== amber ==
// uart_top
module uart_top #(
    parameter   OPERAND_WIDTH = 512,
    parameter   ADDER_WIDTH   = 128,
    parameter   NBYTES        = OPERAND_WIDTH / 8,  
    parameter   CLK_FREQ      = 125_000_000,
    parameter   BAUD_RATE     = 7_812_500    
  )  
  (
    input   wire   iClk, iRst,
    input   wire   iRx,
    output  wire   oTx
  );
Size in the first run: ~13000 cells after synthesis.
Settings: LEC_CHECK=0, CAP_MARGIN=20, CORE_MARGIN=2, CORE_UTILIZATION=72, SETUP_SLACK_MARGIN=0.78, SLEW_MARGIN=20; clock period 3.31 ns.
run.sh (not shown) runs the stock make flow with config.mk's settings and CLKGATE_MAP_FILE=.
STATUS run=amber STAGES=ALL_DONE FINAL_CHECKS=FAILED CAUSE=setup timing
Input-level comparison between xenon and amber:
Settings: SETUP_SLACK_MARGIN now -0.27, was 0.78; the clock period (ns, I/O delays scaled along) now 3.0, was 3.31.
[summary]
- Of the runs amber and xenon, none of them finished clean.
- Nothing crashed in xenon and all stages finished; the problem is that the final layout failed, the offending checks being setup timing.
- Every stage of amber finished as expected; the final checks, on the other hand, flagged setup timing, which means the layout fails.
- [compare] base=amber new=xenon: slew at the pin closest to its max-slew limit saw an increase, register-to-register slack decreased 0.34 ns.
- For the worst setup margin, xenon came in 0.34 ns lower than amber did.
- Worst-case headroom to the max-slew limit: xenon < amber
- Cell area: xenon vs amber down 2200 µm²
- The minimum clock period after layout in xenon sits 0.029 ns above the value recorded for amber.
- STATUS post-route worst hold slack: xenon wins against amber
- Total power divided by cell area delta for xenon relative to amber: 58 nW/µm² higher
- Fmax for xenon: 2.2 MHz down relative to amber
Edits applied to the flow inputs when going from xenon to violet:
Settings: SETUP_SLACK_MARGIN: -0.27 -> unset; CORE_UTILIZATION: 72 -> 40; the clock period (ns, I/O delays scaled along): 3.0 -> 4.2.
==> results <==
violet and xenon: one clean run, violet; the rest did not finish clean. From xenon to violet the numbers moved as follows: biggest fanout along the worst timing path rose 3, final-layout fill cell count rose about 180%. Wire length, violet and xenon: smaller value in violet. For xenon, the critical path launch point was MP_ADDER_INST.regB_Q[72], unlike violet, where it was MP_ADDER_INST.regB_Q[16]. Changes observed in violet relative to xenon: post-route worst setup slack increased by 0.90 ns relative to the old numbers, share of the cycle needed by the critical path after routing decreased by 27 points relative to the old numbers, via count of the first global-routing pass decreased by about 9% relative to the old numbers, switching power total decreased by about 25% relative to the old numbers, antenna cell count decreased by 14 relative to the old numbers. Relative to xenon, chip footprint has increased by 79% in violet. Sequential share of layout area delta for violet relative to xenon: 0.35 points higher. For the amount of wire on met2 after detailed routing, violet came in 8.9% lower than xenon did.

uart_top again, from the RTL that the note above started with.
clock: 3.43 ns
lec_check: 0
abc_area: 0
cap_margin: 20
cell_pad_in_sites_detail_placement: 0
core_aspect_ratio: 1.47
core_margin: 2
core_utilization: 72
hold_slack_margin: 0.18
max_routing_layer: met4
min_routing_layer: met1
place_density_lb_addon: 0.11
setup_slack_margin: 0.37
slew_margin: 20
tns_end_percent: 50
The starting point finished but fails on setup timing.
Rerun with:
CORE_ASPECT_RATIO = 1.15   (was 1.47)
CTS_CLUSTER_SIZE = 15   (was unset)
PLACE_DENSITY_LB_ADDON = 0.25   (was 0.11)
SETUP_SLACK_MARGIN = -0.28   (was 0.37)
TNS_END_PERCENT = 95   (was 50)
clock period = 2.85 ns   (was 3.43 ns; I/O delays follow)
Effect:
- The new run completed and failed the layout checks on setup timing
- synthesized area stays the same
- combinational power grows by a quarter to a third
- final area came out higher slightly
- count of clock-buffer cells in the layout rose by 15
- clock skew rose by 0.0048 ns
- setup slack got worse by 0.50 ns

Setup of alpha:
Starting RTL as in the previous note.
clock: 2.4 ns
lec_check: 0
abc_area: 1
cap_margin: 0
core_margin: 2
core_utilization: 50
cts_cluster_size: 69
gpl_timing_driven: 1
max_routing_layer: met4
place_density_lb_addon: 0.23
setup_slack_margin: 0.52
slew_margin: 20
Although alpha finished all stages, its layout failed final checks on setup timing.
Setup changes, alpha to beta
Settings: CORE_UTILIZATION changed from 50 to 66; PLACE_DENSITY_LB_ADDON removed (was 0.23); CAP_MARGIN changed from 0 to 20; GPL_TIMING_DRIVEN removed (was 1); ABC_AREA removed (was 1); SETUP_SLACK_MARGIN removed (was 0.52); MAX_ROUTING_LAYER removed (was met4); CTS_CLUSTER_SIZE removed (was 69); the clock period (ns, I/O delays scaled along) changed from 2.4 to 6.94.
Results
FAIL: alpha; every other run in alpha and beta is clean
What the final checks of alpha revealed, after a flow that finished every stage, was a layout that fails on setup timing.
Compared with alpha, beta shows a total power that is 67% lower.
Taking alpha as the reference, in beta fmax now sits higher, minimum clock period after layout shows a reduction of 0.84 ns.
beta vs alpha — mean instance size in the synthesized netlist rose 9.4%.
The following lists how gamma was set up differently from beta:
Settings: a change of CORE_UTILIZATION from 66 to 68; an added SETUP_SLACK_MARGIN of 1.14; a change of the clock period (ns, I/O delays scaled along) from 6.94 to 4.02.
--- outcome ---
Looking at core utilization, gamma sits 4.8 points higher than beta does.
Looking at met1 layer wirelength in the final routing, gamma sits 0.35% above beta.
gamma against beta: minimum setup slack in the final design -2.29 ns; sequential share of cell area now smaller.
gamma: PASS, flow complete, no timing, DRC or antenna violations
The run showing the smaller number of nets in the layout is beta.
### gamma -> delta
Settings: a change of CORE_UTILIZATION from 68 to 44; a change of SETUP_SLACK_MARGIN from 1.14 to -0.03; a change of the clock period (ns, I/O delays scaled along) from 4.02 to 3.51.
--- outcome ---
Complete run, failing final checks: delta, reason setup timing. delta vs gamma: clock network fraction of total power up. Relative to gamma, the final cell area reported for delta is higher. delta: clock buffer count in the final layout 8.1% above gamma. The number of search-and-repair iterations in the first detailed-routing pass in delta was lower than what gamma gave. Between gamma and delta, the total power is lower for gamma. On placement-stage cell area, the lower figure sits with gamma, not delta.
What epsilon does differently from delta at the input level:
Settings: clearing SETUP_SLACK_MARGIN, which used to be -0.03; swapping 44 for 72 in CORE_UTILIZATION; swapping 3.51 for 4.06 in the clock period (ns, I/O delays scaled along).
==> comparison <==
epsilon finished end to end and its layout was clean on timing, DRC and antenna. Final cell count: higher on delta. delta and epsilon ended up with roughly the same combinational share of power. Worst hold slack in epsilon is 0.021 ns above delta. epsilon — setup-violating endpoint count in the final report 4 lower, delta as reference. epsilon vs delta, leading power group: registers vs clock. Against delta, epsilon comes in 2.3 points lower on power share of the clock group. Looking at power, epsilon sits 18% lower than delta does. Row portion of the clock cycle consumed by the worst path in the final layout: epsilon lower / delta higher.
No activity file was given, so power comes from the tool's default toggle rates.
